==> fjord: inputs <==
Design calc_top, start of the top module:
module calc_top (
   input              clk,
   input              rst,
   input      [15:0]  data_x,
   input      [1:0]   KEY,
   input      [6:0]   SW,
   output     [7:0]   HEX0,
   output     [7:0]   HEX1,
   output     [7:0]   HEX2,
   output     [7:0]   HEX3,
   output     [7:0]   HEX4,
   output     [7:0]   HEX5,
   output     [1:0]   LEDR
   );
Settings: LEC_CHECK=0, ABC_AREA=1, CAP_MARGIN=15, CORE_MARGIN=2, CORE_UTILIZATION=70, CTS_CLUSTER_SIZE=40, SETUP_SLACK_MARGIN=4.55, SLEW_MARGIN=20; clock period 15.9 ns.
run.sh (not shown) runs the stock make flow with config.mk's settings and CLKGATE_MAP_FILE=.
==> violet: changes against fjord <==
CAP_MARGIN = 20   (was 15)
CORE_UTILIZATION = 71   (was 70)
CTS_CLUSTER_DIAMETER = 380   (was not set)
CTS_CLUSTER_SIZE = 13   (was 40)
PLACE_DENSITY_LB_ADDON = 0.12   (was not set)
SETUP_SLACK_MARGIN = -0.04   (was 4.55)
==> flow/constraint.sdc (replaced) <==
create_clock -name core_clock -period 20.5 [get_ports {clk}]
set_input_delay 4.1000 -clock core_clock [delete_from_list [all_inputs] [get_ports {clk}]]
set_output_delay 4.1000 -clock core_clock [all_outputs]
set_load 0.01 [all_outputs]
==> maple: changes against fjord <==
CORE_UTILIZATION = 65   (was 70)
CTS_CLUSTER_SIZE = not set   (was 40)
SETUP_SLACK_MARGIN = not set   (was 4.55)
==> results <==
	violet	maple	fjord
Outcome	complete, but fails checks	complete, but fails checks	did not finish
Last stage reached	-	-	global routing
Violated checks	setup timing	setup timing	-
Worst R2R End	my_cal.operand2[9]	my_cal.operand1[9]	-
Core footprint	23400 sq um	25330 sq um	23540 sq um
Filler Cells Inserted	974	1277	-
Timing startpoint of the critical path	my_filter.r1[0]	my_filter.r1[0]	-
Transition time at the pin with the least slew margin	1074 ps	1062 ps	-
Max-slew violations	0	0	-
FF+latch area	7828 sq um	7828 sq um	-
Late-Pin Clk Latency	560 ps	550 ps	-
Die extent in y	158.0 microns	165.0 microns	159.1 microns
Horizontal die dimension	158.0 microns	165.0 microns	159.1 microns
Combinational group share of total power	0.328	0.320	-
Wire per inst	27.08 microns	19.43 microns	-

---

==> inputs of run X <==
calc_top again, from the RTL that the note above started with.
// calc_top
module calc_top (
   input              clk,
   input              rst,
   input      [15:0]  data_x,
   input      [1:0]   KEY,
   input      [6:0]   SW,
   output     [7:0]   HEX0,
   output     [7:0]   HEX1,
   output     [7:0]   HEX2,
   output     [7:0]   HEX3,
   output     [7:0]   HEX4,
   output     [7:0]   HEX5,
   output     [1:0]   LEDR
   );
wire [3:0] bcd2, bcd1, bcd0;
wire neg;
wire [15:0] smooth_out;
wire nothing;
wire [9:0] BCD_in;
smooth_filter my_filter (.clk(clk), .reset(rst), .in(data_x[15:0]), .SW(SW[1:0]), .out(smooth_out));
cal my_cal (.clk(clk), .KEY(KEY), .SW(SW[6:2]), .smooth_out(smooth_out), .LEDR(LEDR[1:0]), .nothing(nothing), .BCD_in(BCD_in));
bin2bcd my_bin2bcd (.bin(BCD_in), .bcd2(bcd2), .bcd1(bcd1), .bcd0(bcd0), .neg(neg));
seg7 my_seg7 (.HEX0(HEX0), .HEX1(HEX1), .HEX2(HEX2), .HEX3(HEX3), .HEX4(HEX4), .HEX5(HEX5), .clk(clk), .rst(rst), .nothing(nothing), .display({bcd2, bcd1, bcd0}), .neg(neg));
endmodule
clock: 17.7 ns
lec_check: 0
cap_margin: 30
cell_pad_in_sites_detail_placement: 2
cell_pad_in_sites_global_placement: 2
core_aspect_ratio: 1.48
core_margin: 8
core_utilization: 53
cts_cluster_diameter: 142
gpl_routability_driven: 0
gpl_timing_driven: 1
min_routing_layer: met1
place_density: 0.76
slew_margin: 0
==> run P (differences from run X) <==
==> flow/config.mk (replaced) <==
export PLATFORM = sky130hd
export DESIGN_NAME = calc_top
export DESIGN_NICKNAME = calc_top
export VERILOG_FILES = /design/flow/design.v
export SDC_FILE = /design/flow/constraint.sdc
export NUM_CORES = 4
export LEC_CHECK = 0
export CAP_MARGIN = 30
export CORE_ASPECT_RATIO = 1.15
export CORE_MARGIN = 2
export CORE_UTILIZATION = 72
export CTS_CLUSTER_DIAMETER = 183
export PLACE_DENSITY = 0.76
export SETUP_SLACK_MARGIN = 4.96
export SLEW_MARGIN = 20
==> flow/constraint.sdc (replaced) <==
create_clock -name core_clock -period 17.0 [get_ports {clk}]
set_input_delay 3.4000 -clock core_clock [delete_from_list [all_inputs] [get_ports {clk}]]
set_output_delay 3.4000 -clock core_clock [all_outputs]
set_load 0.01 [all_outputs]
==> run D (differences from run X) <==
==> flow/config.mk (replaced) <==
export PLATFORM = sky130hd
export DESIGN_NAME = calc_top
export DESIGN_NICKNAME = calc_top
export VERILOG_FILES = /design/flow/design.v
export SDC_FILE = /design/flow/constraint.sdc
export NUM_CORES = 4
export LEC_CHECK = 0
export ABC_AREA = 0
export CAP_MARGIN = 40
export CORE_MARGIN = 2
export CORE_UTILIZATION = 19
export HOLD_SLACK_MARGIN = 0.02
export SLEW_MARGIN = 5
==> flow/constraint.sdc (replaced) <==
create_clock -name core_clock -period 20.1 [get_ports {clk}]
set_input_delay 4.0200 -clock core_clock [delete_from_list [all_inputs] [get_ports {clk}]]
set_output_delay 4.0200 -clock core_clock [all_outputs]
set_load 0.01 [all_outputs]
==> run Y (differences from run X) <==
==> flow/config.mk (replaced) <==
export PLATFORM = sky130hd
export DESIGN_NAME = calc_top
export DESIGN_NICKNAME = calc_top
export VERILOG_FILES = /design/flow/design.v
export SDC_FILE = /design/flow/constraint.sdc
export NUM_CORES = 4
export LEC_CHECK = 0
export CAP_MARGIN = 20
export CORE_MARGIN = 2
export CORE_UTILIZATION = 40
export SLEW_MARGIN = 20
==> flow/constraint.sdc (replaced) <==
create_clock -name core_clock -period 27.2 [get_ports {clk}]
set_input_delay 5.4400 -clock core_clock [delete_from_list [all_inputs] [get_ports {clk}]]
set_output_delay 5.4400 -clock core_clock [all_outputs]
set_load 0.01 [all_outputs]
==> qor summary <==
| quantity | run Y | run X | run P | run D |
|---|---|---|---|---|
| DP Cell Count | 1,955 | - | 1,866 | 2,796 |
| IR drop worst, VDD | 47.6 uV | - | - | 75.3 uV |
| Total of plain and repair buffers excluding clock buffers | 119 | - | - | 339 |
| Count of filler cells inserted in the layout | 3,856 | - | - | 9,400 |
| Overall overflow remaining after global route | 0 | - | - | 0 |
| Total track usage | 16.2% | - | - | 9.07% |
| Post-place instance area | 19,000 sq um | - | 20,600 sq um | 21,800 sq um |
| Largest power group | registers | - | - | combinational logic |
| Area of the core region | 43,300 sq um | 32,900 sq um | 24,100 sq um | 91,800 sq um |
| Number of standard cells in the final layout excluding fillers | 2,020 | - | - | 2,890 |
| Global routing met2 resource utilization | 25.7% | - | - | 14.7% |
| Relative area change from synthesis to final layout | 14.7% | - | - | 34.1% |
| Endpoint required time on the critical path | 21,760 ps | - | - | 16,080 ps |
| Final hold violation count | 0 | - | - | 0 |
| Setup slack after placement | 704 ps | - | -6310 ps | -3260 ps |
| Status | complete, no violations | aborted with a tool error | aborted with a tool error | complete, but fails checks |
| Last stage reached | - | detailed placement | clock tree synthesis | - |
| Reasons for failing layout checks | - | - | - | negative setup slack |
Power and IR drop assume default switching activity.
